## top
module top
(
  clk,
  rst,
  x,
  en,
  epx,
  sinhx,
  coshx,
  valid
);
input             clk;
input             rst;
input      [31:0] x;
input             en;
output reg [31:0] epx;
       reg [31:0] enx;
output reg [31:0] sinhx;
output reg [31:0] coshx;
output reg        valid;
wire [2047:0] lookupp;
wire [2047:0] lookupn;
wire   [31:0] w_sinhx;
wire   [31:0] w_coshx;
wire   [63:0] w_epx;
wire   [63:0] w_enx;
wire          w_valid;
wire          validp;
wire          validn;
cordicp epos (
  .x      (x),
  .clk    (clk),
  .rst    (rst),
  .en     (en),
  .lookup (lookupp),
  .y      (w_epx),
  .valid  (validp)
);
cordicn eneg (
  .x      (x),
  .clk    (clk),
  .rst    (rst),
  .en     (en),
  .lookup (lookupn),
  .y      (w_enx),
  .valid  (validn)
);
always @ (posedge clk) begin
  if (rst == 1'b1) begin
    epx   <= 32'b0;
    enx   <= 32'b0;
    sinhx <= 32'b0;
    coshx <= 32'b0;
    valid <=  1'b0;
  end else begin
  if (validp == 1'b1)
    epx <= w_epx[47:16];
  if (validn == 1'b1)
    enx <= w_enx[47:16];
  sinhx <= w_sinhx;
  coshx <= w_coshx;
  valid <= w_valid;
  end
end
assign w_sinhx = (w_epx [47:16] - w_enx [47:16]) >> 1;
assign w_coshx = (w_epx [47:16] + w_enx [47:16]) >> 1;
assign w_valid = validn & validp;
assign lookupp = { 
  64'h0000_000B_1721_7F7D,    
  64'h0000_000A_65AF_6785,    
  64'h0000_0009_B43D_4F8D,    
  64'h0000_0009_02CB_3795,    
  64'h0000_0008_5159_1F9D,    
  64'h0000_0007_9FE7_07A6,    
  64'h0000_0006_EE74_EFAE,    
  64'h0000_0006_3D02_D7B6,    
  64'h0000_0005_8B90_BFBE,    
  64'h0000_0004_DA1E_A7C6,    
  64'h0000_0004_28AC_8FCE,    
  64'h0000_0003_773A_77D7,    
  64'h0000_0002_C5C8_5FDF,   
  64'h0000_0002_1456_47E7,   
  64'h0000_0001_62E4_2FEF,   
  64'h0000_0000_B172_17F7,   
  64'h0000_0000_67CC_8FB2,   
  64'h0000_0000_391F_EF8F,   
  64'h0000_0000_1E27_076E,  
  64'h0000_0000_0F85_1860, 
  64'h0000_0000_07E0_A6C3, 
  ...
export LEC_CHECK = 0
export CAP_MARGIN = 20
export CORE_MARGIN = 2
export CORE_UTILIZATION = 72
export CTS_CLUSTER_DIAMETER = 46
export CTS_CLUSTER_SIZE = 40
export MAX_ROUTING_LAYER = met4
export PLACE_DENSITY_LB_ADDON = 0.26
export SETUP_SLACK_MARGIN = 0.6
export SLEW_MARGIN = 20
create_clock -name core_clock -period 6.51 [get_ports {clk}]
run.sh (not shown) runs the stock make flow with config.mk's settings and CLKGATE_MAP_FILE=.
The first run aborted during global routing (5_1_grt), error GRT-0232.
Then changed:
==> flow/config.mk (replaced) <==
export PLATFORM = sky130hd
export DESIGN_NAME = top
export DESIGN_NICKNAME = top
export VERILOG_FILES = /design/flow/design.v
export SDC_FILE = /design/flow/constraint.sdc
export NUM_CORES = 4
export LEC_CHECK = 0
export CAP_MARGIN = 20
export CORE_MARGIN = 2
export CORE_UTILIZATION = 46
export PLACE_DENSITY = 0.6
export SLEW_MARGIN = 20
==> flow/constraint.sdc (replaced) <==
create_clock -name core_clock -period 5.08 [get_ports {clk}]
set_input_delay 1.0160 -clock core_clock [delete_from_list [all_inputs] [get_ports {clk}]]
set_output_delay 1.0160 -clock core_clock [all_outputs]
set_load 0.01 [all_outputs]
After rerunning: With this change the flow produced a layout that fails on negative setup slack; synthesized area is unchanged; synthesized cell count does not change; die size grows by 55%.
Then changed:
--- a/flow/config.mk
+++ b/flow/config.mk
@@ -9,3 +9,3 @@
 export CORE_MARGIN = 2
-export CORE_UTILIZATION = 46
+export CORE_UTILIZATION = 40
 export PLACE_DENSITY = 0.6
==> flow/constraint.sdc (replaced) <==
create_clock -name core_clock -period 8.0 [get_ports {clk}]
set_input_delay 1.6000 -clock core_clock [delete_from_list [all_inputs] [get_ports {clk}]]
set_output_delay 1.6000 -clock core_clock [all_outputs]
set_load 0.01 [all_outputs]
Effect: With this change the flow finished with timing, DRC and antenna clean; wire length went down by about 23%; first-iteration DRC count drops by 15%; total power came out lower by about 50%; critical path depth fell by 8; cell area falls by about 26%; hold slack got worse by 0.0093 ns; die size climbs by about 15%; combinational power fell by 61%; global-route usage shrinks by 13 points; via count fell by 16%; sequential cell count stays the same.
Then changed:
--- a/flow/config.mk
+++ b/flow/config.mk
@@ -9,4 +9,6 @@
 export CORE_MARGIN = 2
-export CORE_UTILIZATION = 40
+export CORE_UTILIZATION = 72
+export CTS_CLUSTER_DIAMETER = 378
 export PLACE_DENSITY = 0.6
 export SLEW_MARGIN = 20
+export TNS_END_PERCENT = 5
==> flow/constraint.sdc (replaced) <==
create_clock -name core_clock -period 4.06 [get_ports {clk}]
set_input_delay 0.8120 -clock core_clock [delete_from_list [all_inputs] [get_ports {clk}]]
set_output_delay 0.8120 -clock core_clock [all_outputs]
set_load 0.01 [all_outputs]
This time the run aborted during clock tree synthesis (4_1_cts).
Synthesized cell count stays the same.
Die area shrinks by 44%.
Area after synthesis is unchanged.

* * *

run 1:
Starting RTL as in the previous note.
==> flow/config.mk <==
export PLATFORM = sky130hd
export DESIGN_NAME = top
export DESIGN_NICKNAME = top
export VERILOG_FILES = /design/flow/design.v
export SDC_FILE = /design/flow/constraint.sdc
export NUM_CORES = 4
export LEC_CHECK = 0
export CAP_MARGIN = 20
export CORE_MARGIN = 2
export CORE_UTILIZATION = 65
export MAX_ROUTING_LAYER = met4
export PLACE_DENSITY = 0.6
export SLEW_MARGIN = 20
export TNS_END_PERCENT = 5
==> flow/constraint.sdc <==
create_clock -name core_clock -period 5.24 [get_ports {clk}]
set_input_delay 1.0480 -clock core_clock [delete_from_list [all_inputs] [get_ports {clk}]]
set_output_delay 1.0480 -clock core_clock [all_outputs]
set_load 0.01 [all_outputs]
global routing: run 1 exited with error
### run 1 -> run 2
Settings: a change of PLACE_DENSITY from 0.6 to 0.79; a deleted TNS_END_PERCENT that had been 5; an added CTS_CLUSTER_SIZE of 20; a deleted MAX_ROUTING_LAYER that had been met4; a change of CORE_UTILIZATION from 65 to 72; a change of the clock period (ns, I/O delays scaled along) from 5.24 to 3.18.
- Of run 1 and run 2, the higher standard-cell row count belongs to run 1.
- Floorplan utilization: run 2 vs run 1 up 7.5 points
- Reported for run 1 and run 2, synthesized chip area reported by yosys turned out identical to the last digit.
- Comparing run 2 against run 1, there is no change at all in post-synthesis cell count.
- Seen in the log of run 2: DPL-0033 during detailed placement, after which the run never completed.
- Run 1 is listed as incomplete: the tool reported an error in global routing and the run ended there.
- [diff] die area, run 2 relative to run 1: improvement
[inputs] run 3 vs run 2
Settings: CTS_CLUSTER_SIZE removed (was 20); PLACE_DENSITY changed from 0.79 to 0.6; CORE_UTILIZATION changed from 72 to 38; the clock period (ns, I/O delays scaled along) changed from 3.18 to 7.66.
Core utilization before placement in run 3 vs run 2: down 35 points
Run 3 against run 2: floorplan core area grew by about 90%; xor/xnor cell area share of the yosys netlist did not really move.
Of run 2 and run 3, only run 3 finishes the flow clean.
Input changes introduced in run 4 (baseline for comparison: run 3):
Settings: CORE_UTILIZATION now 58, was 38; PLACE_DENSITY no longer set, was 0.6; the clock period (ns, I/O delays scaled along) now 6.53, was 7.66.
Findings:
- Run 4 reports its source of the critical timing path as eneg.counter[1]$_SDFFE_PP0P_ while run 3 reports epos.counter[1]$_SDFFE_PP0P_.
- The global-route wire length before repair reported for run 4 is smaller than that of run 3 by 4.3%.
- The die of run 4 is smaller than the one used in run 3.
- Layout-stage area growth over the synthesis result (run 4 over run 3): increase, 0.83 points
- Comparing run 3 and run 4, cell depth of the worst min-delay path is higher on run 4.
- Global-route met3 utilization on run 4 is up relative to run 3.
- Delta(count of routing violations after the opening detailed-route iteration, run 4 - run 3) > 0
Power figures rest on the tool's default switching activity, not on a simulated workload.
